## run 1
==> flow/design.v (excerpt) <==
module cpu 
	(output wire [7:0] address,
	 output wire [7:0] to_memory,
	 output wire write,
	 input wire [7:0] from_memory, 
     input wire clk, reset);
For scale: roughly 940 cells after synthesis, ~51 flip-flops.
Settings: LEC_CHECK=0, ABC_AREA=1, CAP_MARGIN=20, CORE_ASPECT_RATIO=1.3, CORE_MARGIN=2, CORE_UTILIZATION=72, CTS_CLUSTER_DIAMETER=320, CTS_CLUSTER_SIZE=98, PLACE_DENSITY=0.86, SLEW_MARGIN=20; clock period 3.07 ns.
run.sh (not shown) runs the stock make flow with config.mk's settings and CLKGATE_MAP_FILE=.
Modified inputs, run 2 compared to run 1
Settings: CORE_UTILIZATION changed from 72 to 68; PLACE_DENSITY removed (was 0.86); CORE_ASPECT_RATIO removed (was 1.3); CTS_CLUSTER_DIAMETER removed (was 320); CTS_CLUSTER_SIZE removed (was 98); the clock period (ns, I/O delays scaled along) changed from 3.07 to 5.17.
Findings:
- As far as proportion of cell area spent on the clock network is concerned, run 2 and run 1 perform about the same.
- Via-per-instance ratio (lower): run 2
- Run 2: final RePlAce weighted congestion about 19% below run 1
- Fraction of the cycle the final worst path needs, run 2 and run 1: smaller value in run 2
Changes in run 3 relative to run 2:
Settings: ABC_AREA removed (was 1); CTS_CLUSTER_SIZE newly set to 14; CORE_UTILIZATION changed from 68 to 70; the clock period (ns, I/O delays scaled along) changed from 5.17 to 2.78.
Results
- Flow for run 3 halted at global routing, error code GRT-0116.
- Compared to run 2, run 3 was floorplanned on a bigger die.
- Horizontal die size ends up lower on run 2.
- [run 3] post-synthesis adder-cell area fraction fell 0.37 points relative to run 2
- Summary: sum of net half-perimeters after detailed placement, run 3 worse than run 2
- Setup slack after placement on run 3 is behind run 2.
- [compare] base=run 2 new=run 3: synthesized netlist cell count fell 13%; area share of xor/xnor cells in the synthesized design about even.
- Vertical die dimension up about 0.7% in run 3 wrt run 2
- Netlist area before placement delta (run 3 − run 2): unfavourable
Inputs modified between run 3 and run 4:
Settings: a deleted CTS_CLUSTER_SIZE that had been 14; an added CTS_CLUSTER_DIAMETER of 93; a change of CORE_UTILIZATION from 70 to 72; a change of the clock period (ns, I/O delays scaled along) from 2.78 to 3.58.
Notes after the runs:
- Run 4 finished every stage; the final checks, however, were not passed, the failures being negative setup slack.
- Number of buffers added for setup after CTS down 19 in run 4 wrt run 3
- Changes observed in run 4 relative to run 3: TritonCTS buffer count comparable; synthesized area comparable.
- Run 4 vs run 3, area of the chip went down by about 2.7%.
- Diff run 4..run 3 | async set-or-reset flop fraction in the synthesized netlist | unchanged
- Changes observed in run 4 relative to run 3: starting density of the core increased 3.3 points, proportion of synthesized area in mux cells essentially unchanged, number of gates given a new drive strength after cts decreased 128, placed wire-length estimate after detailed placement decreased about 15%, die span in x decreased about 1.3%.
- From run 3 to run 4, post-synth area from yosys stat did not move at all.

cpu again, from the RTL that the note above started with.
clock: 5.16 ns
lec_check: 0
abc_area: 1
cap_margin: 20
core_margin: 2
core_utilization: 68
cts_cluster_diameter: 393
cts_cluster_size: 94
place_density: 0.38
setup_slack_margin: 1.37
slew_margin: 20
tns_end_percent: 10
The first run completed with no timing, DRC or antenna violations.
Then changed:
- ABC_AREA: 1 -> not set
- CORE_UTILIZATION: 68 -> 64
- CTS_CLUSTER_DIAMETER: 393 -> not set
- CTS_CLUSTER_SIZE: 94 -> not set
- PLACE_DENSITY: 0.38 -> not set
- SETUP_SLACK_MARGIN: 1.37 -> not set
- TNS_END_PERCENT: 10 -> not set
- clock period: 5.16 -> 4.03 ns (I/O delays scaled with it)
Effect: Power rose by 70%. Setup slack gets worse by 1300 ps. Cell count fell by 11%. Register-to-register slack gets worse by 1900 ps. Routed wire length rose by 19%. Sequential cell count stays the same. Area after synthesis rose by 4.4%. Clock power rose by 68%. Sequential share of layout area fell by 0.96 points.
Then changed:
- ABC_AREA: not set -> 1
- CORE_UTILIZATION: 64 -> 72
- PLACE_DENSITY_LB_ADDON: not set -> 0.08
- clock period: 4.03 -> 3.1 ns (I/O delays scaled with it)
The changed run finished with timing, DRC and antenna clean.
Final cell count went up by 15%.
Clock-buffer cell count rises by 1.
Sequential share of layout area goes up by 0.39 points.
Then changed:
- ABC_AREA: 1 -> not set
- CORE_UTILIZATION: 72 -> 40
- PLACE_DENSITY_LB_ADDON: 0.08 -> not set
- clock period: 3.1 -> 8.0 ns (I/O delays scaled with it)
The new run finished clean.
Utilization falls by 38 points.
Area after synthesis rises by 4.4%.
Register-to-register slack improves by 3500 ps.
Non-clock buffer count falls by 23.
Critical path depth falls by 4.
Cell count falls by 9.6%.
Clock power falls by 49%.
Power falls by 51%.
Design area rises by 0.30%.
Routed wire length rises by 15%.
Sequential share of layout area falls by 0.12 points.

cpu again, from the RTL that the note above started with.
clock: 5.16 ns
lec_check: 0
abc_area: 1
cap_margin: 20
core_aspect_ratio: 0.5
core_margin: 2
core_utilization: 69
cts_cluster_diameter: 393
cts_cluster_size: 94
place_density: 0.38
slew_margin: 20
tns_end_percent: 10
The starting point passed the timing, design-rule and antenna checks.
Then changed:
==> flow/config.mk (replaced) <==
export PLATFORM = sky130hd
export DESIGN_NAME = cpu
export DESIGN_NICKNAME = cpu
export VERILOG_FILES = /design/flow/design.v
export SDC_FILE = /design/flow/constraint.sdc
export NUM_CORES = 4
export LEC_CHECK = 0
export CAP_MARGIN = 20
export CORE_MARGIN = 2
export CORE_UTILIZATION = 23
export SLEW_MARGIN = 20
==> flow/constraint.sdc (replaced) <==
create_clock -name core_clock -period 5.51 [get_ports {clk}]
set_input_delay 1.1020 -clock core_clock [delete_from_list [all_inputs] [get_ports {clk}]]
set_output_delay 1.1020 -clock core_clock [all_outputs]
set_load 0.01 [all_outputs]
The changed run completed without violations; worst setup slack gets worse by 240 ps; die area grows to 3.0 times its value; global-route usage goes down by 26 points; via count drops by 2.7%; first-iteration DRC count shrinks by 15%; area after synthesis goes up by 4.4%; flip-flop count is unchanged; sequential power is higher by 16%; register-to-register slack got worse by 660 ps; power climbs by 17%.
Then changed:
--- a/flow/config.mk
+++ b/flow/config.mk
@@ -8,4 +8,4 @@
 export CAP_MARGIN = 20
 export CORE_MARGIN = 2
-export CORE_UTILIZATION = 23
+export CORE_UTILIZATION = 66
 export SLEW_MARGIN = 20
==> flow/constraint.sdc (replaced) <==
create_clock -name core_clock -period 4.4 [get_ports {clk}]
set_input_delay 0.8800 -clock core_clock [delete_from_list [all_inputs] [get_ports {clk}]]
set_output_delay 0.8800 -clock core_clock [all_outputs]
set_load 0.01 [all_outputs]
Outcome:
- The new run produced a clean layout
- total power rose by 23%
- area after synthesis is unchanged
- synthesized cell count stays the same
Then changed:
--- a/flow/config.mk
+++ b/flow/config.mk
@@ -6,6 +6,8 @@
 export NUM_CORES = 4
 export LEC_CHECK = 0
+export ABC_AREA = 1
 export CAP_MARGIN = 20
 export CORE_MARGIN = 2
-export CORE_UTILIZATION = 66
+export CORE_UTILIZATION = 62
+export CTS_CLUSTER_SIZE = 94
 export SLEW_MARGIN = 20
==> flow/constraint.sdc (replaced) <==
create_clock -name core_clock -period 7.19 [get_ports {clk}]
set_input_delay 1.4380 -clock core_clock [delete_from_list [all_inputs] [get_ports {clk}]]
set_output_delay 1.4380 -clock core_clock [all_outputs]
set_load 0.01 [all_outputs]
After rerunning: The new run went through all stages and came out clean. Sequential cell count stays the same. Routed wire length goes down by 11%. Design area decreases by 2.8%. Global-route usage came out lower by 3.3 points. Total power drops by 53%. Clock-buffer cell count came out higher by 1. Non-clock buffer count shrinks by 13. Worst setup slack improved by 2600 ps.

cpu again, from the RTL that the note above started with.
==> flow/config.mk <==
export PLATFORM = sky130hd
export DESIGN_NAME = cpu
export DESIGN_NICKNAME = cpu
export VERILOG_FILES = /design/flow/design.v
export SDC_FILE = /design/flow/constraint.sdc
export NUM_CORES = 4
export LEC_CHECK = 0
export CAP_MARGIN = 20
export CORE_ASPECT_RATIO = 0.5
export CORE_MARGIN = 2
export CORE_UTILIZATION = 47
export CTS_CLUSTER_DIAMETER = 339
export CTS_CLUSTER_SIZE = 98
export PLACE_DENSITY = 0.39
export SETUP_SLACK_MARGIN = 1.88
export SLEW_MARGIN = 15
export TNS_END_PERCENT = 15
==> flow/constraint.sdc <==
create_clock -name core_clock -period 8.0 [get_ports {clk}]
set_input_delay 1.6000 -clock core_clock [delete_from_list [all_inputs] [get_ports {clk}]]
set_output_delay 1.6000 -clock core_clock [all_outputs]
set_load 0.01 [all_outputs]
The first run ran to the end with no violations.
Then changed:
Settings changed: ABC_AREA set to 1, CAP_MARGIN 20 to 10, CELL_PAD_IN_SITES_GLOBAL_PLACEMENT set to 1, CORE_ASPECT_RATIO 0.5 to 0.61, CORE_UTILIZATION 47 to 45, CTS_CLUSTER_DIAMETER 339 to 221, CTS_CLUSTER_SIZE 98 to 11, GPL_ROUTABILITY_DRIVEN set to 1, MIN_ROUTING_LAYER set to met2, PLACE_DENSITY 0.39 to unset, PLACE_DENSITY_LB_ADDON set to 0.11, SETUP_SLACK_MARGIN 1.88 to 1.0, SLEW_MARGIN 15 to 20, TNS_END_PERCENT 15 to unset.
After rerunning: The new run died in global routing (5_1_grt), error GRT-0116. Area after synthesis came out lower by a few percent. Synthesized cell count went up by about a fifth. Die size is about the same.
Then changed:
Settings changed: ABC_AREA 1 to unset, CAP_MARGIN 10 to 20, CELL_PAD_IN_SITES_GLOBAL_PLACEMENT 1 to 2, CORE_ASPECT_RATIO 0.61 to unset, CORE_UTILIZATION 45 to 40, CTS_CLUSTER_DIAMETER 221 to unset, CTS_CLUSTER_SIZE 11 to 53, GPL_ROUTABILITY_DRIVEN 1 to 0, GPL_TIMING_DRIVEN set to 0, MIN_ROUTING_LAYER met2 to unset, PLACE_DENSITY_LB_ADDON 0.11 to unset, SETUP_SLACK_MARGIN 1.0 to unset, SLEW_MARGIN 20 to 5.
This time the run completed without violations.
Area after synthesis grows by 4.4%.
Synthesized cell count shrinks by 13%.
Die area climbs by 17%.
Power and IR drop assume default switching activity.
